==> flow/design.v <==
`default_nettype none
module as2650(
	input reset,
	output [12:0] adr,
	input [7:0] dbus_in,
	output [7:0] dbus_out,
	output oeb,
	output rw,
	output opreq,
	output wrp,
	output m_io,
	output d_c,
	input sense,
	output flag,
	input clk
);
	reg [7:0] r0;
	reg [7:0] r123[2:0];
	reg [7:0] r123_2[2:0];
	reg [14:0] pc;
	reg [7:0] psu;
	reg [7:0] psl;
	reg [7:0] ins_reg;
	reg [14:0] stack[7:0];
	reg [7:0] cycle;
	reg halted;
	reg [7:0] holding_reg;
	reg [7:0] addr_buff;
	reg [1:0] idx_ctrl;
	assign flag = psu[6];
	reg r_opreq;
	assign opreq = r_opreq;
	reg r_rw;
	assign rw = r_rw;
	reg [12:0] r_addr;
	assign adr = r_addr;
	reg r_m_io;
	assign m_io = r_m_io;
	reg r_d_c;
	assign d_c = r_d_c;
	reg r_wrp;
	assign wrp = r_wrp;
	reg [7:0] b_buf;
	assign oeb = r_rw ? 0 : 1;
	assign dbus_out = b_buf;
	wire [7:0] instr_reg = ins_reg[1:0] == 0 ? r0 : (psl[4] ? r123_2[ins_reg[1:0] - 1] : r123[ins_reg[1:0] - 1]);
	wire [7:0] instr_reg_p1 = instr_reg + 1;
	wire [7:0] instr_reg_m1 = instr_reg - 1;
	wire [14:0] branch_addr = pc + (dbus_in[6:0] >= 64 ? -(64 - (dbus_in[6:0] - 64)) : dbus_in[6:0]);
	wire carry = psl[0];
	wire overflow = psl[2];
	wire [7:0] rrr = psl[3] ? {carry, instr_reg[7:1]} : {instr_reg[0], instr_reg[7:1]};
	wire [7:0] rrl = psl[3] ? {instr_reg[6:0], carry} : {instr_reg[6:0], instr_reg[7]};
	wire [7:0] input1 = ins_reg[3:2] == 0 ? holding_reg : instr_reg;
	wire [7:0] input2 = ins_reg[3:2] == 0 ? instr_reg : holding_reg;
	wire [7:0] alu_next = alu_step(input1, input2);
	wire [16:0] mul_res = r0 * (psl[4] ? r123_2[0] : r123[0]);
	always @(posedge clk) begin
		if(reset) begin
			pc <= 0;
			r0 <= 0;
			r123[0] <= 0;
			r123[1] <= 0;
			r123[2] <= 0;
			r123_2[0] <= 0;
			r123_2[1] <= 0;
			r123_2[2] <= 0;
			psu <= 0;
			psl <= 0;
			cycle <= 0;
			r_opreq <= 0;
			r_rw <= 0;
			r_addr <= 0;
			r_m_io <= 1;
			r_d_c <= 0;
			r_wrp <= 0;
			halted <= 0;
			idx_ctrl <= 0;
			b_buf <= 0;
		end else if(!halted) begin
			psu[7] <= sense;
			cycle <= cycle + 1;
			if(cycle == 0) begin  
				idx_ctrl <= 0;
				r_m_io <= 1;
				r_opreq <= 1;
				r_rw <= 0;
				r_addr <= pc[12:0];
				pc <= pc + 1;
			end else if(cycle == 1) begin  
				ins_reg <= dbus_in;
				r_opreq <= 0;
			end else begin
				if(ins_reg[4]) begin
					if(ins_reg[3]) begin
						if(ins_reg == 'h9B || ins_reg == 'hBB) begin
							if(cycle == 2) begin  
								pc <= pc + 1;
								r_addr <= pc[12:0];
								r_opreq <= 1;
								r_rw <= 0;
							end else if(cycle == 3) begin  
								if(dbus_in[7]) begin  
									r_addr <= branch_addr[12:0];
									r_opreq <= 1;
									r_rw <= 0;
									cycle <= 8;
									ins_reg <= ins_reg == 'h9B ? 'h1B : 'h3B;
								end else begin  
									pc <= {1'b0, 1'b0, branch_addr[12:0]};
									r_opreq <= 0;
									cycle <= 0;
								end
							end
						end else if(ins_reg == 'h9F || ins_reg == 'hBF) begin
							if(cycle == 2) begin
								pc <= pc + 1;
								r_addr <= pc;
								r_opreq <= 1;
								r_rw <= 0;
							end else if(cycle == 3) begin
								addr_buff <= dbus_in;
								pc <= pc + 1;
								r_addr <= pc;
							end else if(cycle == 4) begin
								if(ins_reg == 'hBF) begin
									stack[psu[2:0]] <= pc;
									psu[2:0] <= psu[2:0] + 1;
								end
								if(addr_buff[7]) begin  
									r_addr <= {addr_buff[4:0], dbus_in};
								end else begin  
									r_opreq <= 0;
									pc <= {addr_buff[4:0], dbus_in} + (psl[4] ? r123_2[2] : r123[2]);
									cycle <= 0;
								end
							end else if(cycle == 5) begin
								addr_buff <= dbus_in;
								r_addr <= r_addr + 1;
							end else if(cycle == 6) begin
								pc <= {addr_buff[6:0], dbus_in};
								r_opreq <= 0;
								cycle <= 0;
							end
						end else begin
							if(cycle == 2) begin
								if(ins_reg[7:4] == 'h5 || ins_reg[7:4] == 'h7 || ins_reg[7:4] == 'hD || ins_reg[7:4] == 'hF) begin
									write_reg(ins_reg[7:4] == 'hD ? instr_reg_p1 : (ins_reg[7:4] == 'hF ? instr_reg_m1 : instr_reg), ins_reg[1:0]);
									if((ins_reg[7:4] == 'hD ? instr_reg_p1 : (ins_reg[7:4] == 'hF ? instr_reg_m1 : instr_reg)) == 0) begin  
										pc <= pc + (ins_reg[2] ? 2 : 1);
										cycle <= 0;
									end else begin
										pc <= pc + 1;
										r_addr <= pc;
										r_opreq <= 1;
										r_rw <= 0;
									end
								end else begin
									if(
										((ins_reg[7:4] == 'h1 || ins_reg[7:4] == 'h3)
										&&
										(ins_reg[1:0] != 'b11 && ins_reg[1:0] != psl[7:6]))
										||
										((ins_reg[7:4] == 'h9 || ins_reg[7:4] == 'hB)
										&&
										(ins_reg[1:0] == psl[7:6]))
										) begin  
										pc <= pc + (ins_reg[2] ? 2 : 1);
										cycle <= 0;
									end else begin
										pc <= pc + 1;
										r_addr <= pc;
										r_opreq <= 1;
										r_rw <= 0;
									end
								end
							end else if(cycle == 3) begin
								if(!ins_reg[2]) begin  
									if(dbus_in[7]) begin  
										r_addr <= branch_addr[12:0];
										cycle <= 8;
									end else begin  
										push_stack();
										pc <= branch_addr[12:0];
										r_opreq <= 0;
										cycle <= 0;
									end
								end else begin  
									addr_buff <= dbus_in;
									pc <= pc + 1;
									r_addr <= pc;
								end
							end else if(cycle == 4) begin  
								if(addr_buff[7]) begin  
									r_addr <= {addr_buff[4:0], dbus_in};
									cycle <= 8;
								end else begin  
									push_stack();
									pc <= {addr_buff[6:0], dbus_in};
									r_opreq <= 0;
									cycle <= 0;
								end
							end else if(cycle == 8) begin  
								addr_buff <= dbus_in;
								r_addr <= r_addr + 1;
							end else if(cycle == 9) begin  
								push_stack();
								pc <= {dbus_in[4:0], addr_buff};
								r_opreq <= 0;
								cycle <= 0;
							end
						end
					end else begin
						if((ins_reg[7:4] == 'h1 || ins_reg[7:4] == 'h3) && ins_reg[2]) begin
							if(cycle == 2) begin
								if(ins_reg[1:0] == 'b11 || ins_reg[1:0] == psl[7:6]) begin  
									pc <= stack[psu[2:0] - 3'd1];
									psu[2:0] <= psu[2:0] - 1;
									if(ins_reg[7:4] == 'h3) begin  
										psu[5] <= 0;
									end
									cycle <= 0;
								end else begin  
									cycle <= 0;
								end
							end
						end else if((ins_reg[7:4] == 'h3 || ins_reg[7:4] == 'h7) && !ins_reg[2]) begin
							if(cycle == 2) begin
								r_opreq <= 1;
								r_rw <= 0;
								r_m_io <= 0;
								r_d_c <= ins_reg[7:4] == 'h7 ? 1 : 0;
							end else if(cycle == 3) begin
								set_cc_for(dbus_in);
								write_reg(dbus_in, ins_reg[1:0]);
								r_opreq <= 0;
								r_m_io <= 1;
								cycle <= 0;
							end
						end else if((ins_reg[7:4] == 'hB || ins_reg[7:4] == 'hF) && !ins_reg[2]) begin
							if(cycle == 2) begin
								r_opreq <= 1;
								r_rw <= 1;
								b_buf <= instr_reg;
								r_m_io <= 0;
								r_d_c <= ins_reg[7:4] == 'hF ? 1 : 0;
							end else if(cycle == 3) begin
								r_wrp <= 1;
							end else if(cycle == 4) begin
								r_wrp <= 0;
								r_opreq <= 0;
								r_rw <= 0;
								r_m_io <= 1;
								cycle <= 0;
							end
						end else if(ins_reg[7:4] == 'h5 && !ins_reg[2]) begin
							if(cycle == 2) begin
								if(psl[3]) begin
									psl[0] <= instr_reg[0];
									psl[5] <= instr_reg[6];
								end
								set_cc_for(rrr);
								write_reg(rrr, ins_reg[1:0]);
								cycle <= 0;
							end
						end else if(ins_reg[7:4] == 'hD && !ins_reg[2]) begin
							if(cycle == 2) begin
								if(psl[3]) begin
									psl[0] <= instr_reg[7];
									psl[5] <= instr_reg[4];
								end
								set_cc_for(rrl);
								write_reg(rrl, ins_reg[1:0]);
								cycle <= 0;
							end
						end else if(ins_reg[7:4] >= 'h94 && ins_reg[7:4] <= 'h97) begin  
							if(cycle == 2) begin
								write_reg(instr_reg + (psl[0] ? 0 : 'hA0) + (psl[5] ? 0 : 'h0A), ins_reg[1:0]);
								cycle <= 0;
							end
						end else begin
							if(cycle == 2) begin
								if(ins_reg == 'h90) begin  
									if(psl[4]) begin
										r123_2[1] <= mul_res[7:0];
										r123_2[2] <= mul_res[15:8];
									end else begin
										r123[1] <= mul_res[7:0];
										r123[2] <= mul_res[15:8];
									end
									cycle <= 0;
								end else if(ins_reg == 'h91) begin  
									if(psl[4]) begin
										r0 <= r123_2[0];
										r123_2[0] <= r0;
									end else begin
										r0 <= r123[0];
										r123[0] <= r0;
									end
									cycle <= 0;
								end else if(ins_reg == 'h10) begin  
									r0 <= stack[psu[2:0] - 3'd1][7:0];
									if(psl[4]) begin
										r123_2[0] <= stack[psu[2:0] - 3'd1][14:8];
									end else begin
										r123[0] <= stack[psu[2:0] - 3'd1][14:8];
									end
									psu[2:0] <= psu[2:0] - 1;
									cycle <= 0;
								end else if(ins_reg == 'h11) begin  
									stack[psu[2:0] - 3'd1][7:0] <= r0;
									if(psl[4]) begin
										stack[psu[2:0]][14:8] <= r123_2[0];
									end else begin
										stack[psu[2:0]][14:8] <= r123[0];
									end
									psu[2:0] <= psu[2:0] + 1;
									cycle <= 0;
								end else if(ins_reg == 'h12) begin
									r0 <= psu;
									set_cc_for(r0);
									cycle <= 0;
								end else if(ins_reg == 'h13) begin
									r0 <= psl;
									set_cc_for(r0);
									cycle <= 0;
								end else if(ins_reg == 'h92) begin
									psu <= r0;
								end else if(ins_reg == 'h93) begin
									psl <= r0;
								end else begin
									r_rw <= 0;
									r_opreq <= 1;
									pc <= pc + 1;
									r_addr <= pc;
								end
							end else if(cycle == 3) begin
								if(ins_reg == 'h74) begin
									psu <= psu & ~dbus_in;
								end else if(ins_reg == 'h75) begin
									psl <= psl & ~dbus_in;
								end else if(ins_reg == 'h76) begin
									psu <= psu | dbus_in;
								end else if(ins_reg == 'h77) begin
									psl <= psl | dbus_in;
								end else if(ins_reg == 'hB4 || ins_reg == 'hB6) begin
									psl[7:6] <= (psu & dbus_in) == dbus_in ? 0 : 2;
								end else if(ins_reg == 'hB5 || ins_reg == 'hB7) begin
									psl[7:6] <= (psl & dbus_in) == dbus_in ? 0 : 2;
								end else if(ins_reg >= 'hF4 && ins_reg <= 'hF7) begin  
									psl[7:6] <= (instr_reg & dbus_in) == dbus_in ? 0 : 2;
								end
								r_opreq <= 0;
								cycle <= 0;
							end
						end
					end
				end else begin
					if(cycle == 2) begin
						if(ins_reg == 'h40) begin  
							halted <= 1;
							cycle <= 0;
						end else if(ins_reg == 'hC0) begin  
							cycle <= 0;
						end else begin
							if(ins_reg[3:2] == 0) begin  
								if(ins_reg[7:4] == 0) begin  
									r0 <= instr_reg;
									set_cc_for(instr_reg);
									cycle <= 0;
								end else if(ins_reg[7:4] == 'hC && ins_reg[3:2] == 0) begin  
									write_reg(r0, ins_reg[1:0]);
									set_cc_for(r0);
									cycle <= 0;
								end else begin  
									holding_reg <= r0;
									cycle <= 4;
								end
							end else begin
								r_opreq <= 1;
								r_rw <= 0;
								r_addr <= pc[12:0];
								pc <= pc + 1;
								if(ins_reg[3:2] == 1) begin
									cycle <= 3;
								end else if(ins_reg[3:2] == 2) begin
									cycle <= 'b10_000000;
								end else if(ins_reg[3:2] == 3) begin
									cycle <= 'b11_000000;
								end
							end
						end
					end else if(cycle == 3) begin
						r_opreq <= 0;
						holding_reg <= dbus_in;
					end else if(cycle == 4) begin
						if(ins_reg[7:5] == 7) begin
							if(psl[1]) begin
								psl[7:6] <= input1 > input2 ? 'b01 : (input1 < input2 ? 'b10 : 'b00);
							end else begin
								psl[7:6] <= input1[7] == input2[7] ? (input1 > input2 ? 'b01 : (input1 < input2 ? 'b10 : 'b00)) : (input1[7] ? 'b10 : 'b01);
							end
						end else begin
							set_cc_for(alu_next);
							write_reg(alu_next, idx_ctrl != 0 || ins_reg[3:2] == 0 ? 0 : ins_reg[1:0]);
							if(ins_reg[7:5] == 4 || ins_reg[7:5] == 5) begin
								psl[5] <= alu_next[4];
								psl[2] <= input1[7] == input2[7] && alu_next[7] != input1[7];
								psl[0] <= alu_next < input1;
							end
						end
						r_opreq <= 0;
						cycle <= 0;
					end
					else if(cycle == 8) begin
						if(ins_reg >= 'hC4 && ins_reg <= 'hC7) begin
							cycle <= 0;
						end else begin
							r_wrp <= 1;
						end
					end else if(cycle == 9) begin
						r_rw <= 0;
						r_wrp <= 0;
						r_opreq <= 0;
						cycle <= 0;
					end
					else if(cycle == 'b10_000000) begin
						cycle <= dbus_in[7] ? 'b01_000000 : (ins_reg[7:5] == 6 ? 8 : 3);  
						r_addr <= pc[12:0] + 1 + (dbus_in[6:0] >= 64 ? -(64 - (dbus_in[6:0] - 64)) : dbus_in[6:0]);  
						if(!dbus_in[7]) begin
							setup_read();
						end
					end
					else if(cycle == 'b11_000000) begin
						addr_buff <= dbus_in;  
						r_addr <= r_addr + 1;  
						pc <= pc + 1;
					end else if(cycle == 'b11_000001) begin
						cycle <= addr_buff[7] ? 'b01_000000 : (ins_reg[7:5] == 6 ? 8 : 3);  
						idx_ctrl <= addr_buff[6:5];
						if(!addr_buff[7]) begin
							if(addr_buff[6:5] == 0) begin
								r_addr <= {addr_buff[4:0], dbus_in};
							end else begin
								r_addr <= {addr_buff[4:0], dbus_in} + (addr_buff[6:5] == 1 ? instr_reg_p1 : (addr_buff[6:5] == 2 ? instr_reg_m1 : instr_reg));
								write_reg(addr_buff[6:5] == 1 ? instr_reg_p1 : (addr_buff[6:5] == 2 ? instr_reg_m1 : instr_reg), ins_reg[1:0]);
							end
							setup_read();
						end else begin
							r_addr <= {addr_buff[4:0], dbus_in};
						end
					end
					else if(cycle == 'b01_000000) begin
						addr_buff <= dbus_in;  
						r_addr <= r_addr + 1;  
					end else if(cycle == 'b01_000001) begin
						if(idx_ctrl == 0) begin
							r_addr <= {addr_buff[4:0], dbus_in};
						end else begin
							r_addr <= {addr_buff[4:0], dbus_in} + (idx_ctrl[1:0] == 1 ? instr_reg_p1 : (idx_ctrl[1:0] == 2 ? instr_reg_m1 : instr_reg));
							write_reg(idx_ctrl[1:0] == 1 ? instr_reg_p1 : (idx_ctrl[1:0] == 2 ? instr_reg_m1 : instr_reg), ins_reg[1:0]);
						end
						cycle <= ins_reg[7:5] == 6 ? 8 : 3;  
						setup_read();
					end
				end
			end
		end
	end
	task write_reg(input [7:0] data, input [1:0] r_addr);
		begin
			if(r_addr == 0) begin
				r0 <= data;
			end else begin
				if(psl[4]) begin
					r123_2[r_addr - 1] <= data;
				end else begin
					r123[r_addr - 1] <= data;
				end
			end
		end
	endtask
	task push_stack();
		begin
			if(ins_reg[7:4] == 'h3 || ins_reg[7:4] == 'h7 || ins_reg[7:4] == 'hB) begin
				stack[psu[2:0]] <= pc;
				psu[2:0] <= psu[2:0] + 1;
			end
		end
	endtask
	task set_cc_for(input [7:0] val);
		begin
			psl[7:6] <= val > 127 ? 'b10 : (val != 0 ? 'b01 : 'b00);
		end
	endtask
	task setup_read();
		begin
			if(ins_reg[7:4] == 'hC) begin
				r_rw <= 1;
				b_buf <= addr_buff[6:5] != 0 ? r0 : instr_reg;  
				cycle <= 8;
			end
		end
	endtask
	function [7:0] alu_step(input [7:0] input1, input [7:0] input2);
		begin
			if(ins_reg[7:5] == 1) begin
				alu_step = input1 ^ input2;
			end else if(ins_reg[7:5] == 2) begin
				alu_step = input1 & input2;
			end else if(ins_reg[7:5] == 3) begin
				alu_step = input1 | input2;
			end else if(ins_reg[7:5] == 4) begin
				alu_step = input1 + input2 + (psl[3] && psl[0]);
			end else if(ins_reg[7:5] == 5) begin
				alu_step = input1 + ~input2 + (!psl[3] || psl[0]);
			end else begin
				alu_step = input2;
			end
		end
	endfunction
endmodule
==> flow/run.sh <==
#!/bin/bash
# the make line also repeats each setting of config.mk as NAME=value (left out here)
make -C /OpenROAD-flow-scripts/flow DESIGN_CONFIG=/design/flow/config.mk WORK_HOME=/design/flow/orfs CLKGATE_MAP_FILE= finish
==> flow/config.mk <==
export PLATFORM = sky130hd
export DESIGN_NAME = as2650
export DESIGN_NICKNAME = as2650
export VERILOG_FILES = /design/flow/design.v
export SDC_FILE = /design/flow/constraint.sdc
export NUM_CORES = 4
export LEC_CHECK = 0
export CAP_MARGIN = 15
export CELL_PAD_IN_SITES_DETAIL_PLACEMENT = 0
export CELL_PAD_IN_SITES_GLOBAL_PLACEMENT = 0
export CORE_ASPECT_RATIO = 1.64
export CORE_MARGIN = 2
export CORE_UTILIZATION = 60
export CTS_CLUSTER_DIAMETER = 240
export CTS_CLUSTER_SIZE = 18
export HOLD_SLACK_MARGIN = 0.17
export MAX_ROUTING_LAYER = met4
export SETUP_SLACK_MARGIN = -0.03
export SLEW_MARGIN = 20
==> flow/constraint.sdc <==
create_clock -name core_clock -period 4.95 [get_ports {clk}]
set_input_delay 0.9900 -clock core_clock [delete_from_list [all_inputs] [get_ports {clk}]]
set_output_delay 0.9900 -clock core_clock [all_outputs]
set_load 0.01 [all_outputs]
==> results.txt, run 1 <==
Implementation numbers.

- The library cell with the highest instance count after synthesis reads sky130_fd_sc_hd__nand2_1.
- The number of enable-type register cells in the synthesized netlist reads 208.
- The cell-mix breakdown from Yosys lists the compound-gate area share as 0.268.
- The area of the core region reads ~48000 um^2.
- For this design, Yosys synthesis ends with a cell count of between 3000 and 4000.
- The setup slack at placement is -0.705 ns.
- Per the CTS log, the root buffer master is sky130_fd_sc_hd__clkbuf_16.
- The hold buffer count at CTS is 0.
- The aggregate global-route resource usage reads 0.751.
- The last weighted congestion value of the routability-driven placer is 1.25.
- The CTS log lists the clock sinks for this run as between 200 and 300.
- Among the non-sequential cells, AND-OR/OR-AND gates take the most area.
- The cell-mix breakdown from Yosys lists the adder-cell area share as 0.0824.
- The simple-gate area share of the yosys netlist is 0.188.
- The commonest register cell is sky130_fd_sc_hd__edfxtp_1.
- The number of cells after detailed placement reads ~4500.
- The share of synthesized area in the top cell type comes to 0.215.
- The synthesized cell area reads just under 30000 um^2.
- The run stopped with a tool error.
- Input and output buffers added on the ports amount to 38.
- In the placement report, post-DP HPWL is listed as 116000 um.
- The first error in the log reads "[ERROR GRT-0116] Global routing finished with congestion. Check the congestion regions in the DRC Viewer".
- The post-synthesis register bit count is 284.
- The share of synthesized registers carrying an async set or reset is 0.
- The post-synthesis area per instance is 8.05 um^2.
- No sink is reached through more buffers than the 3 on the longest clock path.
- The synthesis report lists the Yosys warning total as 1.
- The placement stage leaves a total instance area of ~33000 um^2.
- Yosys mapped the design onto 100 distinct sky130hd cell types.
- The area fraction in mux cells reads 0.0927.
- The summed standard-cell area reported by yosys reads 29000 um^2.
- The floorplan report gives the top-level pin count as 39.
- The number of buffers inserted during clock tree synthesis is 19.
- In this run the core area contains between 100 and 150 standard-cell rows.
- The floorplan step records an initial core utilization of 0.606.
- The run ended at 5_1_grt.
- The synthesized netlist handed to floorplanning was reported with a cell count of 3609.
- According to the floorplan report, the total die area is 50200 um^2.
- The depth of the CTS H-tree reads 1.
- Yosys reports that the most numerous cell types are 390 x sky130_fd_sc_hd__nand2_1, 337 x sky130_fd_sc_hd__nor2_1, 267 x sky130_fd_sc_hd__a21oi_1, 267 x sky130_fd_sc_hd__clkbuf_1, 225 x sky130_fd_sc_hd__o21ai_0.
- The vertical die dimension is 286 um.
- Per the GRT congestion report, total overflow comes to 271.
- According to the floorplan report, the die width is 176 um.
- The share of synthesized area occupied by flip-flops and latches reads 0.267.
- The biggest area consumer among synthesized cells reads sky130_fd_sc_hd__edfxtp_1.
- The number of nets at floorplan reads 3784.
- In this run, the synthesized area fraction spent on xor and xnor cells is recorded as 0.0377.
- Ranked by total cell area, the synthesized netlist is headed by sky130_fd_sc_hd__edfxtp_1 22%, sky130_fd_sc_hd__dfxtp_1 5.2%, sky130_fd_sc_hd__ha_1 5.2%.
[through the flow]
step | TNS (ns) | total power (uW)
after floorplan | -0.211 | 8090
after global placement | -6.02 | 12000
after detailed placement | -9.30 | 12200
after CTS | -0.681 | 14000
[what timing repair did]
action	4_1_cts
pin swaps	51
resized	105
endpoints found under the setup margin	39
setup buffers	33
[per-layer routing]
layer	overflow	global-route usage
met5	-	-
met3	8	0.531
met4	111	0.736
met1	3	0.749
met2	149	0.923
==> run 2: changes to the inputs <==
Settings changed: ABC_AREA set to 0, CAP_MARGIN 15 to 30, CELL_PAD_IN_SITES_DETAIL_PLACEMENT 0 to not set, CELL_PAD_IN_SITES_GLOBAL_PLACEMENT 0 to 2, CORE_ASPECT_RATIO 1.64 to not set, CORE_MARGIN 2 to 9, CORE_UTILIZATION 60 to 50, CTS_CLUSTER_DIAMETER 240 to 63, CTS_CLUSTER_SIZE 18 to 24, GPL_ROUTABILITY_DRIVEN set to 0, GPL_TIMING_DRIVEN set to 1, HOLD_SLACK_MARGIN 0.17 to 0.24, MAX_ROUTING_LAYER met4 to not set, MIN_ROUTING_LAYER set to met2, SETUP_SLACK_MARGIN -0.03 to not set, SLEW_MARGIN 20 to 30.
Clock period 4.95 ns to 8.54 ns, I/O delays scaled along.
==> run 2 against run 1 <==
The flow again stops in 5_1_grt. Synthesized cell count is the same. Synthesized area is the same. Die area grew 34%.
==> results.txt, run 2 <==
Implementation numbers.

- The depth of the CTS H-tree is 1 (unchanged).
- The biggest area consumer among synthesized cells was sky130_fd_sc_hd__edfxtp_1 (unchanged).
- Commonest cells in the synthesized netlist: 390 x sky130_fd_sc_hd__nand2_1, 337 x sky130_fd_sc_hd__nor2_1, 267 x sky130_fd_sc_hd__a21oi_1, 267 x sky130_fd_sc_hd__clkbuf_1, 225 x sky130_fd_sc_hd__o21ai_0 (unchanged).
- The number of nets at floorplan was 3784 (unchanged).
- The terminating stage of the flow is 5_1_grt (unchanged).
- The number of unique standard cell types used by synthesis is 100 (unchanged).
- The synthesized cell area is 29000 um^2 (unchanged).
- The instance area at placement was 30300 um^2 (was 33100 um^2).
- The post-synthesis register bit count is 284 (unchanged).
- The core utilization before placement reads 0.510 (was 0.606).
- The number of cells after detailed placement came to 4216 (was 4467).
- The maximum root-to-sink buffer count was 3 (unchanged).
- The share of synthesized area occupied by flip-flops and latches came to 0.267 (unchanged).
- The clock tree root driver cell is sky130_fd_sc_hd__clkbuf_16 (unchanged).
- The area of the core region is 56900 um^2 (was 47900 um^2).
- Outcome: aborted with a tool error (unchanged).
- The vertical die dimension is 259 um (was 286 um).
- The number of port buffers is 38 (unchanged).
- Error message: [ERROR GRT-0116] Global routing finished with congestion. Check the congestion regions in the DRC Viewer (unchanged).
- The summed standard-cell area reported by yosys is 29000 um^2 (unchanged).
- The main kind of combinational logic by area is AND-OR/OR-AND gates (unchanged).
- The half-perimeter wire length of the detailed placement result came to 105000 um (was 116000 um).
- The die footprint is 67100 um^2 (was 50200 um^2).
- The warning count from the yosys run reads 1 (unchanged).
- The library cell with the highest instance count after synthesis is sky130_fd_sc_hd__nand2_1 (unchanged).
- The post-synthesis area per instance reads 8.05 um^2 (unchanged).
- The hold buffer count at CTS reads 0 (unchanged).
- The number of buffers inserted during clock tree synthesis was 31 (was 19).
- The share of synthesized registers carrying an async set or reset reads 0 (unchanged).
- The count of pins on the block boundary is 39 (unchanged).
- The area fraction in mux cells is 0.0927 (unchanged).
- The area share of the largest cell type after synthesis is 0.215 (unchanged).
- The area share of and-or/or-and cells after synthesis is 0.268 (unchanged).
- The xor and xnor area share after synthesis reads 0.0377 (unchanged).
- The simple-gate area share of the yosys netlist is 0.188 (unchanged).
- The row count was 87 (was 103).
- The aggregate global-route resource usage reads 0.770.
- The fraction of the mapped netlist area in adder cells reads 0.0824 (unchanged).
- The cell count listed in synth_stat.txt was 3609 (unchanged).
- The number of enable-type register cells in the synthesized netlist is 208 (unchanged).
- Recorded from the global router log, the overflow total was 657.
- The number of clock sinks came to 284 (unchanged).
- The die span in x is 259 um (was 176 um).
- The post-CTS resize count was 0 (was 105).
- The most instantiated flip-flop cell in the synthesis netlist is sky130_fd_sc_hd__edfxtp_1 (unchanged).
- The setup slack at placement reads 1.62 ns (was -0.705 ns).
- The count of buffers added by post-CTS timing repair for setup reads 0 (was 33).
- The number of instances in the synthesized netlist is 3609 (unchanged).
- Main area contributors after synthesis: sky130_fd_sc_hd__edfxtp_1 22%, sky130_fd_sc_hd__dfxtp_1 5.2%, sky130_fd_sc_hd__ha_1 5.2% (unchanged).
## run 2: metal layers
| metal | GRT usage | GRT overflow |
|---|---|---|
| met3 | 0.878 | 418 |
| met5 | 0.642 | 73 |
| met1 | - | - |
| met2 | 0.800 | 68 |
| met4 | 0.559 | 98 |
## run 2: metrics by stage
step / hold slack [ns] / util / power, uW
CTS: 0.509 / 0.551 / 7780
floorplan: 0.460 / - / 4630
detailed placement: 0.488 / 0.532 / 6310
global placement: 0.475 / 0.531 / 6250
==> run 3: changes to the inputs <==
Settings changed: ABC_AREA 0 to 1, CAP_MARGIN 30 to 15, CELL_PAD_IN_SITES_DETAIL_PLACEMENT set to 0, CELL_PAD_IN_SITES_GLOBAL_PLACEMENT 2 to 0, CORE_ASPECT_RATIO set to 1.93, CORE_MARGIN 9 to 2, CORE_UTILIZATION 50 to 38, CTS_CLUSTER_DIAMETER 63 to 330, CTS_CLUSTER_SIZE 24 to 58, GPL_ROUTABILITY_DRIVEN 0 to not set, GPL_TIMING_DRIVEN 1 to not set, HOLD_SLACK_MARGIN 0.24 to 0.17, SETUP_SLACK_MARGIN set to -0.03, SLEW_MARGIN 30 to 20, TNS_END_PERCENT set to 20.
Clock period 8.54 ns to 4.95 ns, I/O delays scaled along.
==> run 3 against run 2 <==
The flow again stops in 5_1_grt. Synthesized cell count grew 25%. Synthesized area up 2.8%. Die area increased by 21%.
==> results.txt, run 3 <==
Implementation numbers.

- Main area contributors after synthesis: sky130_fd_sc_hd__edfxtp_1 21%, sky130_fd_sc_hd__nand2_1 13%, sky130_fd_sc_hd__o21ai_0 8.3% (was sky130_fd_sc_hd__edfxtp_1 22%, sky130_fd_sc_hd__dfxtp_1 5.2%, sky130_fd_sc_hd__ha_1 5.2%).
- Outcome: aborted with a tool error (unchanged).
- The share of synthesized area occupied by flip-flops and latches reads 0.260 (was 0.267).
- The vertical die dimension is 393 um (was 259 um).
- The number of enable-type register cells in the synthesized netlist reads 208 (unchanged).
- The maximum root-to-sink buffer count reads 3 (unchanged).
- The area share of the largest cell type after synthesis is 0.209 (was 0.215).
- The half-perimeter wire length of the detailed placement result was 164000 um (was 105000 um).
- The terminating stage of the flow reads 5_1_grt (unchanged).
- The area share of and-or/or-and cells after synthesis is 0.253 (was 0.268).
- The placement summary gives the final routability congestion estimate as 1.30.
- For this run the aggregate overflow at the end of global routing stands at 5.
- The count of pins on the block boundary is 39 (unchanged).
- The area of the core region was 77800 um^2 (was 56900 um^2).
- The die footprint reads 81000 um^2 (was 67100 um^2).
- The number of unique standard cell types used by synthesis came to 81 (was 100).
- The number of clock sinks reads 284 (unchanged).
- The fraction of the mapped netlist area in adder cells reads 0.0798 (was 0.0824).
- Error message: [ERROR GRT-0116] Global routing finished with congestion. Check the congestion regions in the DRC Viewer (unchanged).
- The number of port buffers came to 38 (unchanged).
- The most instantiated flip-flop cell in the synthesis netlist is sky130_fd_sc_hd__edfxtp_1 (unchanged).
- The instance area at placement reads 35600 um^2 (was 30300 um^2).
- The warning count from the yosys run reads 1 (unchanged).
- The share of synthesized registers carrying an async set or reset is 0 (unchanged).
- The post-synthesis area per instance reads 6.62 um^2 (was 8.05 um^2).
- The xor and xnor area share after synthesis reads 0.0270 (was 0.0377).
- The number of instances in the synthesized netlist is 4513 (was 3609).
- The hold buffer count at CTS is 0 (unchanged).
- The number of nets at floorplan is 4688 (was 3784).
- The post-synthesis register bit count reads 284 (unchanged).
- Commonest cells in the synthesized netlist: 1026 x sky130_fd_sc_hd__nand2_1, 511 x sky130_fd_sc_hd__inv_1, 495 x sky130_fd_sc_hd__o21ai_0 (was 390 x sky130_fd_sc_hd__nand2_1, 337 x sky130_fd_sc_hd__nor2_1, 267 x sky130_fd_sc_hd__a21oi_1, 267 x sky130_fd_sc_hd__clkbuf_1, 225 x sky130_fd_sc_hd__o21ai_0).
- The core utilization before placement reads 0.384 (was 0.510).
- The simple-gate area share of the yosys netlist came to 0.274 (was 0.188).
- Summed over all routing layers, the global router reports a total usage of 0.775.
- The main kind of combinational logic by area is simple AND/OR/NAND/NOR gates (was AND-OR/OR-AND gates).
- The die span in x came to 206 um (was 259 um).
- The library cell with the highest instance count after synthesis is sky130_fd_sc_hd__nand2_1 (unchanged).
- The depth of the CTS H-tree is 1 (unchanged).
- The row count reads 142 (was 87).
- The clock tree root driver cell is sky130_fd_sc_hd__clkbuf_16 (unchanged).
- The summed standard-cell area reported by yosys reads 29900 um^2 (was 29000 um^2).
- The number of buffers inserted during clock tree synthesis is 8 (was 31).
- The biggest area consumer among synthesized cells is sky130_fd_sc_hd__edfxtp_1 (unchanged).
- The synthesized cell area came to 29900 um^2 (was 29000 um^2).
- The cell count listed in synth_stat.txt is 4513 (was 3609).
- The area fraction in mux cells is 0.00101 (was 0.0927).
run 3: stage by stage:
stage | hold WS, ns | instances | util | setup slack, ns
floorplan | 0.440 | 4513 | - | -0.0237
global placement | 0.448 | 5987 | 0.458 | -0.359
detailed placement | 0.456 | 5987 | 0.458 | -0.322
CTS | 0.506 | 6006 | 0.463 | -0.0487
run 3: per-layer routing:
layer	track usage	overflow
met1	-	-
met2	0.858	0
met3	0.817	0
met4	0.679	5
met5	0.0844	0
run 3: repair_timing:
item                                    in CTS
endpoints found under the hold margin        0
setup buffers                                7
pin swaps                                   21
endpoints found under the setup margin      15
gates cloned                                 1
resized                                     38
==> run 4: changes to the inputs <==
Settings changed: ABC_AREA 1 to 0, CELL_PAD_IN_SITES_DETAIL_PLACEMENT 0 to not set, CELL_PAD_IN_SITES_GLOBAL_PLACEMENT 0 to not set, CORE_ASPECT_RATIO 1.93 to not set, CORE_UTILIZATION 38 to 40, CTS_CLUSTER_DIAMETER 330 to 321, CTS_CLUSTER_SIZE 58 to not set, GPL_TIMING_DRIVEN set to 1, HOLD_SLACK_MARGIN 0.17 to 0.19, MAX_ROUTING_LAYER set to met5, PLACE_DENSITY set to 0.86, SETUP_SLACK_MARGIN -0.03 to not set, SLEW_MARGIN 20 to 15, TNS_END_PERCENT 20 to 70.
Clock period 4.95 ns to 5.57 ns, I/O delays scaled along.
==> run 4 against run 3 <==
The flow again stops in 5_1_grt. Die area is 7.6% lower. Synthesized area is 2.8% lower. Synthesized cell count decreased by 20%.
==> results.txt, run 4 <==
Implementation numbers.

- The instance area at placement was 33300 um^2 (was 35600 um^2).
- The number of buffers inserted during clock tree synthesis is 36 (was 8).
- The number of nets at floorplan reads 3784 (was 4688).
- The count of pins on the block boundary was 39 (unchanged).
- The share of synthesized registers carrying an async set or reset was 0 (unchanged).
- The die span in x reads 273 um (was 206 um).
- Error message: [ERROR GRT-0116] Global routing finished with congestion. Check the congestion regions in the DRC Viewer (unchanged).
- The area share of the largest cell type after synthesis is 0.215 (was 0.209).
- The core utilization before placement reads 0.405 (was 0.384).
- The post-synthesis area per instance was 8.05 um^2 (was 6.62 um^2).
- The number of cells after detailed placement was 4768 (was 5987).
- The number of instances in the synthesized netlist was 3609 (was 4513).
- The last weighted congestion value of the routability-driven placer was 1.16 (was 1.30).
- The number of unique standard cell types used by synthesis was 100 (was 81).
- The hold buffer count at CTS reads 0 (unchanged).
- Outcome: aborted with a tool error (unchanged).
- The cell count listed in synth_stat.txt came to 3609 (was 4513).
- Recorded from the global router log, the overflow total was 338.
- The post-synthesis register bit count came to 284 (unchanged).
- The maximum root-to-sink buffer count reads 3 (unchanged).
- The number of enable-type register cells in the synthesized netlist is 208 (unchanged).
- The warning count from the yosys run reads 1 (unchanged).
- The share of synthesized area occupied by flip-flops and latches is 0.267 (was 0.260).
- The biggest area consumer among synthesized cells is sky130_fd_sc_hd__edfxtp_1 (unchanged).
- The simple-gate area share of the yosys netlist reads 0.188 (was 0.274).
- The terminating stage of the flow reads 5_1_grt (unchanged).
- The main kind of combinational logic by area reads AND-OR/OR-AND gates (was simple AND/OR/NAND/NOR gates).
- The aggregate global-route resource usage reads 0.810.
- The summed standard-cell area reported by yosys was 29000 um^2 (was 29900 um^2).
- The xor and xnor area share after synthesis reads 0.0377 (was 0.0270).
- The clock tree root driver cell is sky130_fd_sc_hd__clkbuf_16 (unchanged).
- The area of the core region came to 71700 um^2 (was 77800 um^2).
- The number of clock sinks is 284 (unchanged).
- The vertical die dimension is 273 um (was 393 um).
- The count of buffers added by post-CTS timing repair for setup is 0 (was 7).
- The half-perimeter wire length of the detailed placement result is 135000 um (was 164000 um).
- The row count is 98 (was 142).
- The number of port buffers is 38 (unchanged).
- Main area contributors after synthesis: sky130_fd_sc_hd__edfxtp_1 22%, sky130_fd_sc_hd__dfxtp_1 5.2%, sky130_fd_sc_hd__ha_1 5.2% (was sky130_fd_sc_hd__edfxtp_1 21%, sky130_fd_sc_hd__nand2_1 13%, sky130_fd_sc_hd__o21ai_0 8.3%).
- The area fraction in mux cells is 0.0927 (was 0.00101).
- The area share of and-or/or-and cells after synthesis is 0.268 (was 0.253).
- The most instantiated flip-flop cell in the synthesis netlist is sky130_fd_sc_hd__edfxtp_1 (unchanged).
- The library cell with the highest instance count after synthesis reads sky130_fd_sc_hd__nand2_1 (unchanged).
- Commonest cells in the synthesized netlist: 390 x sky130_fd_sc_hd__nand2_1, 337 x sky130_fd_sc_hd__nor2_1, 267 x sky130_fd_sc_hd__a21oi_1, 267 x sky130_fd_sc_hd__clkbuf_1, 225 x sky130_fd_sc_hd__o21ai_0 (was 1026 x sky130_fd_sc_hd__nand2_1, 511 x sky130_fd_sc_hd__inv_1, 495 x sky130_fd_sc_hd__o21ai_0).
- The fraction of the mapped netlist area in adder cells is 0.0824 (was 0.0798).
- The die footprint reads 74800 um^2 (was 81000 um^2).
- The depth of the CTS H-tree came to 2 (was 1).
- The synthesized cell area is 29000 um^2 (was 29900 um^2).
-- run 4: repair_timing --
| action | in CTS |
|---|---|
| endpoints found under the setup margin | 4 |
| pin swaps | 1 |
| gates resized | 9 |
-- run 4: per-stage QoR --
stage / power (uW) / setup WS [ns] / util
floorplan: 7110 / 0.00925 / -
global placement: 11100 / -0.345 / 0.464
detailed placement: 11000 / -0.263 / 0.464
CTS: 13500 / -0.000948 / 0.481
-- run 4: per-layer routing --
layer  GRT overflow  track usage
met2             14        0.842
met5             52        0.696
met3            260        0.911
met1              -            -
met4             12        0.603
==> run 5: changes to the inputs <==
Settings changed: CAP_MARGIN 15 to 30, CELL_PAD_IN_SITES_GLOBAL_PLACEMENT set to 2, CORE_MARGIN 2 to 6, CORE_UTILIZATION 40 to 50, CTS_CLUSTER_DIAMETER 321 to 63, CTS_CLUSTER_SIZE set to 24, GPL_ROUTABILITY_DRIVEN set to 0, GPL_TIMING_DRIVEN 1 to 0, HOLD_SLACK_MARGIN 0.19 to not set, MAX_ROUTING_LAYER met5 to not set, PLACE_DENSITY 0.86 to not set, SLEW_MARGIN 15 to 30, TNS_END_PERCENT 70 to not set.
Clock period 5.57 ns to 8.54 ns, I/O delays scaled along.
==> run 5 against run 4 <==
The flow again stops in 5_1_grt. Synthesized area did not move. Synthesized cell count did not move. Die area fell by 14%.
==> results.txt, run 5 <==
Implementation numbers.

- The post-synthesis register bit count was 284 (unchanged).
- The summed standard-cell area reported by yosys reads 29000 um^2 (unchanged).
- Outcome: aborted with a tool error (unchanged).
- The vertical die dimension is 253 um (was 273 um).
- Error message: [ERROR GRT-0116] Global routing finished with congestion. Check the congestion regions in the DRC Viewer (unchanged).
- The warning count from the yosys run reads 1 (unchanged).
- The die footprint was 64000 um^2 (was 74800 um^2).
- The biggest area consumer among synthesized cells is sky130_fd_sc_hd__edfxtp_1 (unchanged).
- The row count was 87 (was 98).
- The main kind of combinational logic by area is AND-OR/OR-AND gates (unchanged).
- The area fraction in mux cells was 0.0927 (unchanged).
- The hold buffer count at CTS is 0 (unchanged).
- The instance area at placement is 30600 um^2 (was 33300 um^2).
- The simple-gate area share of the yosys netlist reads 0.188 (unchanged).
- The count of pins on the block boundary is 39 (unchanged).
- The library cell with the highest instance count after synthesis reads sky130_fd_sc_hd__nand2_1 (unchanged).
- The area share of the largest cell type after synthesis reads 0.215 (unchanged).
- The fraction of the mapped netlist area in adder cells came to 0.0824 (unchanged).
- The die span in x is 253 um (was 273 um).
- The number of port buffers reads 38 (unchanged).
- The cell count listed in synth_stat.txt was 3609 (unchanged).
- The number of instances in the synthesized netlist is 3609 (unchanged).
- The number of nets at floorplan came to 3784 (unchanged).
- The area share of and-or/or-and cells after synthesis is 0.268 (unchanged).
- The share of synthesized area occupied by flip-flops and latches reads 0.267 (unchanged).
- The terminating stage of the flow reads 5_1_grt (unchanged).
- The setup slack at placement is -0.0659 ns (was -0.263 ns).
- The post-synthesis area per instance reads 8.05 um^2 (unchanged).
- The number of unique standard cell types used by synthesis reads 100 (unchanged).
- The number of clock sinks is 284 (unchanged).
- The most instantiated flip-flop cell in the synthesis netlist is sky130_fd_sc_hd__edfxtp_1 (unchanged).
- The share of synthesized registers carrying an async set or reset reads 0 (unchanged).
- After global routing the overflow that remains totals 1626.
- The number of enable-type register cells in the synthesized netlist is 208 (unchanged).
- The clock tree root driver cell reads sky130_fd_sc_hd__clkbuf_16 (unchanged).
- The number of buffers inserted during clock tree synthesis is 31 (was 36).
- The synthesized cell area is 29000 um^2 (unchanged).
- The depth of the CTS H-tree reads 1 (was 2).
- The half-perimeter wire length of the detailed placement result came to 122000 um (was 135000 um).
- Commonest cells in the synthesized netlist: 390 x sky130_fd_sc_hd__nand2_1, 337 x sky130_fd_sc_hd__nor2_1, 267 x sky130_fd_sc_hd__a21oi_1, 267 x sky130_fd_sc_hd__clkbuf_1, 225 x sky130_fd_sc_hd__o21ai_0 (unchanged).
- The core utilization before placement is 0.510 (was 0.405).
- The xor and xnor area share after synthesis is 0.0377 (unchanged).
- The maximum root-to-sink buffer count is 3 (unchanged).
- The area of the core region is 56900 um^2 (was 71700 um^2).
- The aggregate global-route resource usage is 0.843.
- Main area contributors after synthesis: sky130_fd_sc_hd__edfxtp_1 22%, sky130_fd_sc_hd__dfxtp_1 5.2%, sky130_fd_sc_hd__ha_1 5.2% (unchanged).
==> run 5: layer usage <==
| layer | global-route usage | overflow |
|---|---|---|
| met4 | 0.626 | 133 |
| met3 | 0.983 | 1153 |
| met1 | - | - |
| met5 | 0.748 | 124 |
| met2 | 0.856 | 216 |
==> run 5: per-stage QoR <==
stage	instances	util	total power, uW
2_1_floorplan	3609	-	4630
3_3_place_gp	4403	0.533	6430
4_1_cts	4472	0.557	7960
3_5_place_dp	4414	0.537	6490
==> run 5: repair_timing <==
action                                  4_1_cts
resized                                       2
hold endpoints to repair                      0
pin swaps                                     0
buffers inserted                              0
endpoints found under the setup margin        2
==> run 6: changes to the inputs <==
Settings changed: ABC_AREA 0 to 1, CAP_MARGIN 30 to 20, CELL_PAD_IN_SITES_DETAIL_PLACEMENT set to 1, CORE_ASPECT_RATIO set to 1.72, CORE_MARGIN 6 to 2, CORE_UTILIZATION 50 to 55, CTS_CLUSTER_DIAMETER 63 to 330, CTS_CLUSTER_SIZE 24 to 58, GPL_ROUTABILITY_DRIVEN 0 to not set, GPL_TIMING_DRIVEN 0 to not set, HOLD_SLACK_MARGIN set to 0.17, MAX_ROUTING_LAYER set to met4, MIN_ROUTING_LAYER met2 to met1, PLACE_DENSITY set to 0.94, SLEW_MARGIN 30 to 20, TNS_END_PERCENT set to 20.
Clock period 8.54 ns to 4.95 ns, I/O delays scaled along.
==> run 6 against run 5 <==
The run fails in 3_1_place_gp_skip_io. Synthesized cell count rose by 25%. Synthesized area rose by 2.8%. Die area fell by 12%.
==> results.txt, run 6 <==
Implementation numbers.

- Error message: [ERROR GPL-0301] Utilization 112.004 % exceeds 100% (was [ERROR GRT-0116] Global routing finished with congestion. Check the congestion regions in the DRC Viewer.).
- The library cell with the highest instance count after synthesis reads sky130_fd_sc_hd__nand2_1 (unchanged).
- The number of nets at floorplan is 4688 (was 3784).
- The vertical die dimension reads 310 um (was 253 um).
- The xor and xnor area share after synthesis reads 0.0270 (was 0.0377).
- The cell count listed in synth_stat.txt reads 4513 (was 3609).
- The row count was 112 (was 87).
- The simple-gate area share of the yosys netlist reads 0.274 (was 0.188).
- The core utilization before placement is 0.554 (was 0.510).
- The biggest area consumer among synthesized cells is sky130_fd_sc_hd__edfxtp_1 (unchanged).
- The synthesized cell area reads 29900 um^2 (was 29000 um^2).
- The share of synthesized area occupied by flip-flops and latches is 0.260 (was 0.267).
- The area of the core region is 54000 um^2 (was 56900 um^2).
- The area share of and-or/or-and cells after synthesis reads 0.253 (was 0.268).
- The number of unique standard cell types used by synthesis is 81 (was 100).
- The main kind of combinational logic by area is simple AND/OR/NAND/NOR gates (was AND-OR/OR-AND gates).
- The number of instances in the synthesized netlist came to 4513 (was 3609).
- The die span in x is 182 um (was 253 um).
- The area fraction in mux cells reads 0.00101 (was 0.0927).
- The share of synthesized registers carrying an async set or reset is 0 (unchanged).
- The warning count from the yosys run is 1 (unchanged).
- The number of enable-type register cells in the synthesized netlist reads 208 (unchanged).
- Main area contributors after synthesis: sky130_fd_sc_hd__edfxtp_1 21%, sky130_fd_sc_hd__nand2_1 13%, sky130_fd_sc_hd__o21ai_0 8.3% (was sky130_fd_sc_hd__edfxtp_1 22%, sky130_fd_sc_hd__dfxtp_1 5.2%, sky130_fd_sc_hd__ha_1 5.2%).
- The die footprint is 56300 um^2 (was 64000 um^2).
- Commonest cells in the synthesized netlist: 1026 x sky130_fd_sc_hd__nand2_1, 511 x sky130_fd_sc_hd__inv_1, 495 x sky130_fd_sc_hd__o21ai_0 (was 390 x sky130_fd_sc_hd__nand2_1, 337 x sky130_fd_sc_hd__nor2_1, 267 x sky130_fd_sc_hd__a21oi_1, 267 x sky130_fd_sc_hd__clkbuf_1, 225 x sky130_fd_sc_hd__o21ai_0).
- The fraction of the mapped netlist area in adder cells was 0.0798 (was 0.0824).
- The area share of the largest cell type after synthesis reads 0.209 (was 0.215).
- The most instantiated flip-flop cell in the synthesis netlist was sky130_fd_sc_hd__edfxtp_1 (unchanged).
- The terminating stage of the flow is 3_1_place_gp_skip_io (was 5_1_grt).
- The post-synthesis register bit count is 284 (unchanged).
- The post-synthesis area per instance is 6.62 um^2 (was 8.05 um^2).
- Outcome: aborted with a tool error (unchanged).
- The summed standard-cell area reported by yosys is 29900 um^2 (was 29000 um^2).
==> run 7: changes to the inputs <==
Settings changed: ABC_AREA 1 to not set, CELL_PAD_IN_SITES_DETAIL_PLACEMENT 1 to not set, CELL_PAD_IN_SITES_GLOBAL_PLACEMENT 2 to 3, CORE_ASPECT_RATIO 1.72 to not set, CORE_MARGIN 2 to 9, CORE_UTILIZATION 55 to 44, CTS_CLUSTER_DIAMETER 330 to 307, CTS_CLUSTER_SIZE 58 to not set, HOLD_SLACK_MARGIN 0.17 to not set, MAX_ROUTING_LAYER met4 to not set, MIN_ROUTING_LAYER met1 to not set, PLACE_DENSITY 0.94 to not set, PLACE_DENSITY_LB_ADDON set to 0.2, SETUP_SLACK_MARGIN set to 2.51, SLEW_MARGIN 20 to 0, TNS_END_PERCENT 20 to 65.
Clock period 4.95 ns to 9.07 ns, I/O delays scaled along.
==> run 7 against run 6 <==
Synthesized cell count shrank 20%. Synthesized area shrank 2.8%. Die area grew 34%. The run now finishes clean.
==> results.txt, run 7 <==
From the run reports.

- The depth of the CTS H-tree is 2.
- Commonest cells in the synthesized netlist: 390 x sky130_fd_sc_hd__nand2_1, 337 x sky130_fd_sc_hd__nor2_1, 267 x sky130_fd_sc_hd__a21oi_1, 267 x sky130_fd_sc_hd__clkbuf_1, 225 x sky130_fd_sc_hd__o21ai_0 (was 1026 x sky130_fd_sc_hd__nand2_1, 511 x sky130_fd_sc_hd__inv_1, 495 x sky130_fd_sc_hd__o21ai_0).
- The post-route antenna net violation count reads 0.
- The number of global-route vias before repair reads 29800.
- The first global-routing pass estimated 220000 um of wire.
- The simple-gate area share of the yosys netlist is 0.188 (was 0.274).
- The static leakage reads roughly 0.012 uW.
- The number of nets at floorplan is 3784 (was 4688).
- Among all stages on the critical path, the maximum delay recorded is ~0.7 ns.
- In this run the critical register-to-register path is captured at pc[13]$_SDFFE_PP0P_.
- The most instantiated flip-flop cell in the synthesis netlist reads sky130_fd_sc_hd__edfxtp_1 (unchanged).
- The later-pin clock latency in the skew report is 0.61 ns.
- The clock transition at the registers of the reported paths is roughly 0.060 ns.
- The die span in x reads 275 um (was 182 um).
- For this run, the total global-route usage over all layers was measured as 0.395.
- Setup repair after global routing could not meet its margin everywhere.
- The cell count of the worst reg-to-reg path is 20.
- The number of port buffers reads 38.
- The worst setup path category is flop to flop.
- The number of enable-type register cells in the synthesized netlist is 208 (unchanged).
- The number of cells after detailed placement reads approximately 4300.
- The count of buffer and inverter cells on the critical path reads 6.
- The warning count from the yosys run is 1 (unchanged).
- Setup violations remaining at the end of the flow were counted as 0.
- The area growth from synthesis to final layout is 10.7%.
- The number of instances in the synthesized netlist was 3609 (was 4513).
- Outcome: complete, no violations (was aborted with a tool error).
- The library cell with the highest instance count after synthesis reads sky130_fd_sc_hd__nand2_1 (unchanged).
- The starting DRC count in detailed routing reads 5612.
- The relative slew slack reads 0.145.
- In the final report, the number of hold violations comes to 0.
- The final net count is 3713.
- The routed layout has roughly 32000 vias.
- The worst-margin pin slew is 1.28 ns.
- The share of synthesized registers carrying an async set or reset reads 0 (unchanged).
- The area share of and-or/or-and cells after synthesis is 0.268 (was 0.253).
- Power spread over the standard cell area amounts to 248 nW/um^2.
- The number of clock sinks came to 284.
- The group drawing the most power reads combinational logic.
- The post-synthesis area per instance was 8.05 um^2 (was 6.62 um^2).
- The portion of total power attributed to combinational logic is 0.584.
- The number of unique standard cell types used by synthesis reads 100 (was 81).
- The number of instances on the worst hold path is 2.
- The maximum root-to-sink buffer count reads 3.
- The reg-to-reg setup timing slack reads 2.70 ns.
- The number of filler instances in the final layout reads 6353.
- The summed standard-cell area reported by yosys is 29000 um^2 (was 29900 um^2).
- STA lists the startpoint of the worst hold path as b_buf[3]$_SDFFE_PP0P_.
- The pre-antenna-repair detailed-routing pass consisted of 8 iterations.
- Traced cell by cell, the critical path runs through buf_6 > inv_1 > ha_1 > or3b_1 > o22ai_2 > nor3_4 > buf_12 > clkinvlp_4 > buf_4 > ha_1 > o311ai_1 > buf_4 > and2_1 > or4_4 > a221oi_2 > o211a_2 > a21oi_4 > or4_1 > a31o_1 > a21oi_1.
- The number of standard cells in the layout, taps in and fillers out reads 4431.
- The half-perimeter wire length of the detailed placement result is 113000 um.
- The main kind of combinational logic by area is AND-OR/OR-AND gates (was simple AND/OR/NAND/NOR gates).
- The post-detailed-route DRC marker count reads 0.
- The reg-to-reg startpoint is ins_reg[0]$_DFFE_PP_.
- The clock network power consumption is between 1500 and 2000 uW.
- The number of antenna violations at the first check in global routing came to 5.
- The biggest area consumer among synthesized cells reads sky130_fd_sc_hd__edfxtp_1 (unchanged).
- Main area contributors after synthesis: sky130_fd_sc_hd__edfxtp_1 22%, sky130_fd_sc_hd__dfxtp_1 5.2%, sky130_fd_sc_hd__ha_1 5.2% (was sky130_fd_sc_hd__edfxtp_1 21%, sky130_fd_sc_hd__nand2_1 13%, sky130_fd_sc_hd__o21ai_0 8.3%).
- The final weighted congestion recorded by global placement is 1.11.
- The count of pins on the block boundary reads 39.
- The cell-internal power reads 3860 uW.
- The area fraction in mux cells is 0.0927 (was 0.00101).
- The vertical die dimension came to 275 um (was 310 um).
- The worst setup path is launched from a flop.
- The kind of end point of the critical path is a flop.
- The final number of max-transition violations is 0.
- Per the GRT congestion report, total overflow comes to 0.
- The average vias per placed instance reads roughly 7.3.
- The share of synthesized area occupied by flip-flops and latches reads 0.267 (was 0.260).
- The number of max-cap violations reads 0.
- The capture point of the critical path was reported as pc[13]$_SDFFE_PP0P_.
- STA reports the tightest min-delay check as being of type flop to flop.
- The routed design has 155000 um of wire.
- The launch point of the critical path reads ins_reg[0]$_DFFE_PP_.
- The post-synthesis register bit count is 284 (unchanged).
- Entering global routing, the biggest net connects 73 pins.
- The worst-path maximum fanout reads 22.
- The fraction of the mapped netlist area in adder cells reads 0.0824 (was 0.0798).
- The synthesized cell area is 29000 um^2 (was 29900 um^2).
- For this run, the top clock speed supported by timing is 157 MHz.
- The tally of OpenROAD warnings reads roughly 50.
- Adding up every negative setup slack in the final design gives 0 ns.
- The combinational gate power is 4660 uW.
- The number of buffers inserted during clock tree synthesis reads 38.
- The final critical path time including I/O delays and setup is 6.37 ns.
- The clock skew after layout reads 0.0276 ns.
- The cell count listed in synth_stat.txt reads 3609 (was 4513).
- The power report lists the sequential group at 1720 uW.
- The path length in cells of the critical path reads 20.
- At the worst endpoint, the arrival time is a little under 7 ns.
- The destination of the worst hold path is b_buf[3]$_SDFFE_PP0P_.
- The CTS tree is done.
- The clock tree root driver cell reads sky130_fd_sc_hd__clkbuf_16.
- The switching share of power is 0.517.
- The final worst-path cycle share is 0.703.
- The area of the core region is 64900 um^2 (was 54000 um^2).
- The xor and xnor area share after synthesis reads 0.0377 (was 0.0270).
- The worst supply voltage drop on vdd is 0.234 mV.
- The gate family responsible for the most delay along the worst path reads AND-OR/OR-AND gates.
- The area share of the largest cell type after synthesis reads 0.215 (was 0.209).
- The share of total power dissipated in sequential elements is 0.216.
- The row count is 93 (was 112).
- The core utilization before placement is 0.447 (was 0.554).
- The die footprint reads 75600 um^2 (was 56300 um^2).
- In this run the power spent charging and discharging nets is 4120 uW.
- The detail-routed net length per standard cell is 35.1 um.
- The slowest library cell on the worst path reads sky130_fd_sc_hd__o211a_2.
- The data required time of the worst path reads 9.60 ns.
- The power report attributes to the clock group a share of 0.200.
## run 7: through the flow
stage	total power [uW]	util	area, um^2	hold slack (ns)	setup WS, ns
6_report	7990	0.495	32200	0.500	2.70
5_1_grt	8170	0.495	32100	0.530	2.46
4_1_cts	7640	0.491	31900	0.508	2.49
3_5_place_dp	6040	0.470	30500	0.490	1.90
3_3_place_gp	6020	0.468	30400	0.486	2.11
2_1_floorplan	4360	-	29000	0.460	2.81
## run 7: layer usage
| layer | track usage | vias up | part of all wire |
|---|---|---|---|
| met5 | 0 | - | 0.00015 |
| met4 | 0.199 | 4 | 0.064 |
| met3 | 0.138 | 596 | 0.15 |
| met2 | 0.559 | 2785 | 0.40 |
| met1 | 0.527 | 15600 | 0.39 |
| li1 | - | 13400 | - |
## run 7: area by class of cell
type	instances	area (um^2)	share of cell area
timing repair buffer	200	1670	0.0520
inverter	179	686	0.0213
sequential	284	7770	0.242
clock inverter	27	288	0.00895
tap	855	1070	0.0333
clock buffer	43	990	0.0308
antenna	8	20.0	0.000622
multi-input combinational	2835	19700	0.612
## run 7: timing repair
item	in CTS	in global routing
pin swaps	1	6
endpoints found under the setup margin	44	53
setup buffers	5	13
hold buffers	0	0
gates resized	14	24
==> run 8: changes to the inputs <==
Settings changed: CELL_PAD_IN_SITES_GLOBAL_PLACEMENT 3 to not set, CORE_MARGIN 9 to 2, CORE_UTILIZATION 44 to 51, CTS_CLUSTER_DIAMETER 307 to not set, PLACE_DENSITY_LB_ADDON 0.2 to not set, SETUP_SLACK_MARGIN 2.51 to not set, SLEW_MARGIN 0 to 20, TNS_END_PERCENT 65 to not set.
Clock period 9.07 ns to 5.81 ns, I/O delays scaled along.
==> run 8 against run 7 <==
Still clean on timing, DRC and antenna. Routed wire length grew 1.4%. Setup slack lost 2.5 ns. Cell count grew 0.32%. Critical path type unchanged. Critical endpoint is now r0[4]$_SDFFE_PP0P_.
==> results.txt, run 8 <==
From the run reports.

- The count of endpoints failing hold in the final timing report is 0 (unchanged).
- The count of buffer and inverter cells on the critical path is 4 (was 6).
- The number of nets at floorplan is 3784 (unchanged).
- The area of the core region is 56400 um^2 (was 64900 um^2).
- The portion of total power attributed to combinational logic was 0.598 (was 0.584).
- The die span in x reads 243 um (was 275 um).
- The xor and xnor area share after synthesis is 0.0377 (unchanged).
- The number of instances on the worst hold path was 2 (unchanged).
- The worst setup path category is flop to flop (unchanged).
- The number of instances in the synthesized netlist reads 3609 (unchanged).
- The worst-margin pin slew reads 1.25 ns (was 1.28 ns).
- The number of antenna violations at the first check in global routing was 7 (was 5).
- The number of filler instances in the final layout was 4990 (was 6353).
- The average vias per placed instance is 7.60 (was 7.31).
- The total setup violations reported at the end of the flow reads 0 (unchanged).
- The number of standard cells in the layout, taps in and fillers out came to 4445 (was 4431).
- The group drawing the most power is combinational logic (unchanged).
- The number of cells after detailed placement was 4375 (was 4332).
- The static leakage is 0.0126 uW (was 0.0121 uW).
- The area fraction in mux cells is 0.0927 (unchanged).
- The warning count from the yosys run reads 1 (unchanged).
- The share of synthesized registers carrying an async set or reset came to 0 (unchanged).
- The terminus of the critical flop-to-flop path reads r0[4]$_SDFFE_PP0P_ (was pc[13]$_SDFFE_PP0P_).
- The area share of and-or/or-and cells after synthesis is 0.268 (unchanged).
- The number of unique standard cell types used by synthesis reads 100 (unchanged).
- The part of the total power dissipated in the clock network reads 0.183 (was 0.200).
- The area share of the largest cell type after synthesis reads 0.215 (unchanged).
- The aggregate global-route resource usage reads 0.516 (was 0.395).
- The cell-internal power is 6110 uW (was 3860 uW).
- The worst-path maximum fanout is 8 (was 22).
- The final worst-path cycle share is 0.969 (was 0.703).
- The path class of the lowest-slack min-delay path is flop to flop (unchanged).
- The number of enable-type register cells in the synthesized netlist was 208 (unchanged).
- The first-pass iteration count of the detailed router reads 10 (was 8).
- The number of port buffers is 38 (unchanged).
- The reg-to-reg setup timing slack is 0.18 ns (was 2.70 ns).
- Outcome: complete, no violations (unchanged).
- The final number of max-transition violations is 0 (unchanged).
- The starting DRC count in detailed routing came to 6413 (was 5612).
- The number of global-route vias before repair reads 31800 (was 29800).
- The cell count listed in synth_stat.txt came to 3609 (unchanged).
- The depth of the CTS H-tree is 2 (unchanged).
- The post-detailed-route DRC marker count is 0 (unchanged).
- The vertical die dimension was 243 um (was 275 um).
- Ordered cell list for the critical path: inv_1 > ha_1 > buf_4 > mux2i_1 > o22ai_2 > nor3_4 > inv_1 > fa_2 > fa_1 > a21o_1 > a21oi_2 > xnor2_1 > a221oi_1 > a31oi_1 > o221a_2 > a41oi_1 > buf_4 > nand2_1 > o21ai_0 > o21ai_0 > o21ai_0 (was buf_6 > inv_1 > ha_1 > or3b_1 > o22ai_2 > nor3_4 > buf_12 > clkinvlp_4 > buf_4 > ha_1 > o311ai_1 > buf_4 > and2_1 > or4_4 > a221oi_2 > o211a_2 > a21oi_4 > or4_1 > a31o_1 > a21oi_1).
- The maximum root-to-sink buffer count was 3 (unchanged).
- The library cell with the highest instance count after synthesis is sky130_fd_sc_hd__nand2_1 (unchanged).
- The share of synthesized area occupied by flip-flops and latches came to 0.267 (unchanged).
- The post-route setup TNS reads 0 ns (unchanged).
- The die footprint reads 58900 um^2 (was 75600 um^2).
- The routed wire length is 158000 um (was 155000 um).
- Main area contributors after synthesis: sky130_fd_sc_hd__edfxtp_1 22%, sky130_fd_sc_hd__dfxtp_1 5.2%, sky130_fd_sc_hd__ha_1 5.2% (unchanged).
- The synthesized cell area reads 29000 um^2 (unchanged).
- Commonest cells in the synthesized netlist: 390 x sky130_fd_sc_hd__nand2_1, 337 x sky130_fd_sc_hd__nor2_1, 267 x sky130_fd_sc_hd__a21oi_1, 267 x sky130_fd_sc_hd__clkbuf_1, 225 x sky130_fd_sc_hd__o21ai_0 (unchanged).
- The wire length of the first global-routing pass was 224000 um (was 220000 um).
- The capturing instance or port of the critical path was r0[4]$_SDFFE_PP0P_ (was pc[13]$_SDFFE_PP0P_).
- The gate family responsible for the most delay along the worst path is AND-OR/OR-AND gates (unchanged).
- The post-synthesis area per instance is 8.05 um^2 (unchanged).
- The last weighted congestion value of the routability-driven placer reads 1.10 (was 1.11).
- The clock skew after layout is 0.0255 ns (was 0.0276 ns).
- The reg-to-reg startpoint is ins_reg[1]$_DFFE_PP_ (was ins_reg[0]$_DFFE_PP_).
- The launch point of the critical path was ins_reg[1]$_DFFE_PP_ (was ins_reg[0]$_DFFE_PP_).
- The slowest library cell on the worst path is sky130_fd_sc_hd__a41oi_1 (was sky130_fd_sc_hd__o211a_2).
- The area occupied by registers reads 7770 um^2 (unchanged).
- The clock network power consumption is 2310 uW (was 1600 uW).
- The combinational gate power is 7560 uW (was 4660 uW).
- The main kind of combinational logic by area is AND-OR/OR-AND gates (unchanged).
- The data required time of the worst path came to 6.23 ns (was 9.60 ns).
- The core utilization before placement is 0.515 (was 0.447).
- The clock tree root driver cell is sky130_fd_sc_hd__clkbuf_16 (unchanged).
- The clock transition at the registers of the reported paths came to 0.06 ns (about the same).
- The timing-limited maximum frequency reads 178 MHz (was 157 MHz).
- The share of power burned in registers is 0.219 (was 0.216).
- The routed via count reads 33800 (was 32400).
- The simple-gate area share of the yosys netlist reads 0.188 (unchanged).
- The total global routing overflow is 0 (unchanged).
- The switching share of power came to 0.516 (was 0.517).
- The CTS tree is done (unchanged).
- The final net count came to 3834 (was 3713).
- The number of max-cap violations came to 0 (unchanged).
- The power per standard cell area reads 385 nW/um^2 (was 248 nW/um^2).
- The number of clock sinks reads 284 (unchanged).
- The data arrival time at the worst-slack endpoint is 6.05 ns (was 6.90 ns).
- The kind of end point of the critical path is a flop (unchanged).
- The area growth from synthesis to final layout is 12.9% (was 10.7%).
- The count of pins on the block boundary reads 39 (unchanged).
- The cell count of the worst reg-to-reg path reads 21 (was 20).
- The post-synthesis register bit count reads 284 (unchanged).
- The sequential-cell power consumption reads 2760 uW (was 1720 uW).
- The maximum cell stage delay along the critical path reads 0.44 ns (was 0.68 ns).
- The number of buffers inserted during clock tree synthesis is 35 (was 38).
- The post-route antenna net violation count is 0 (unchanged).
- The relative slew slack is 0.142 (was 0.145).
- The row count is 87 (was 93).
- The pin count of the biggest net entering global routing is 70 (was 73).
- The path length in cells of the critical path reads 21 (was 20).
- The detail-routed net length per standard cell is 35.4 um (was 35.1 um).
- The summed standard-cell area reported by yosys is 29000 um^2 (unchanged).
- The tally of OpenROAD warnings was 48 (was 50).
- The kind of start point of the critical path reads a flop (unchanged).
- The net switching power is 6520 uW (was 4120 uW).
- The half-perimeter wire length of the detailed placement result reads 115000 um (was 113000 um).
- The later-pin clock latency in the skew report reads 0.59 ns (was 0.61 ns).
- The combinational gate area came to 19700 um^2 (about the same).
- The worst supply voltage drop on vdd is 0.290 mV (was 0.234 mV).
- The most instantiated flip-flop cell in the synthesis netlist was sky130_fd_sc_hd__edfxtp_1 (unchanged).
- The fraction of the mapped netlist area in adder cells is 0.0824 (unchanged).
- The biggest area consumer among synthesized cells reads sky130_fd_sc_hd__edfxtp_1 (unchanged).
- The timing report shows the most common cell along the critical path to be sky130_fd_sc_hd__o21ai_0.
- The final critical path time including I/O delays and setup is 5.63 ns (was 6.37 ns).
run 8: layout make-up:
type / instances / area share
flip-flops and latches: 284 / 0.237
multi-input cells: 2835 / 0.600
inverters: 179 / 0.0205
clock buffers: 42 / 0.0278
well taps: 756 / 0.0288
repair buffers: 324 / 0.0786
diodes: 5 / 0.000381
clock inverters: 20 / 0.00721
run 8: timing repair:
action                                  4_1_cts  5_1_grt
endpoints found under the setup margin        2       17
pin swaps                                     0        3
resized                                       2       36
buffers inserted                              0        3
hold buffers                                  0        0
run 8: per-layer routing:
| metal | vias to the layer above | track usage | wire (um) |
|---|---|---|---|
| met1 | 15900 | 0.658 | 55600 |
| met3 | 899 | 0.206 | 26700 |
| li1 | 13600 | - | - |
| met2 | 3378 | 0.725 | 61900 |
| met4 | 8 | 0.327 | 13300 |
| met5 | - | 0 | 66 |
run 8: stage by stage:
step	hold slack [ns]	utilization	setup WS, ns	instance area, um^2	total power [uW]
after detailed placement	0.493	0.558	-0.104	31500	9710
after global placement	0.485	0.558	-0.124	31500	9630
after global routing	0.520	0.581	-0.00535	32800	12900
after floorplan	0.460	-	-0.00951	29100	6810
after CTS	0.523	0.578	0.0420	32600	12000
final	0.506	0.582	0.178	32800	12600
Power figures rest on the tool's default switching activity, not on a simulated workload.
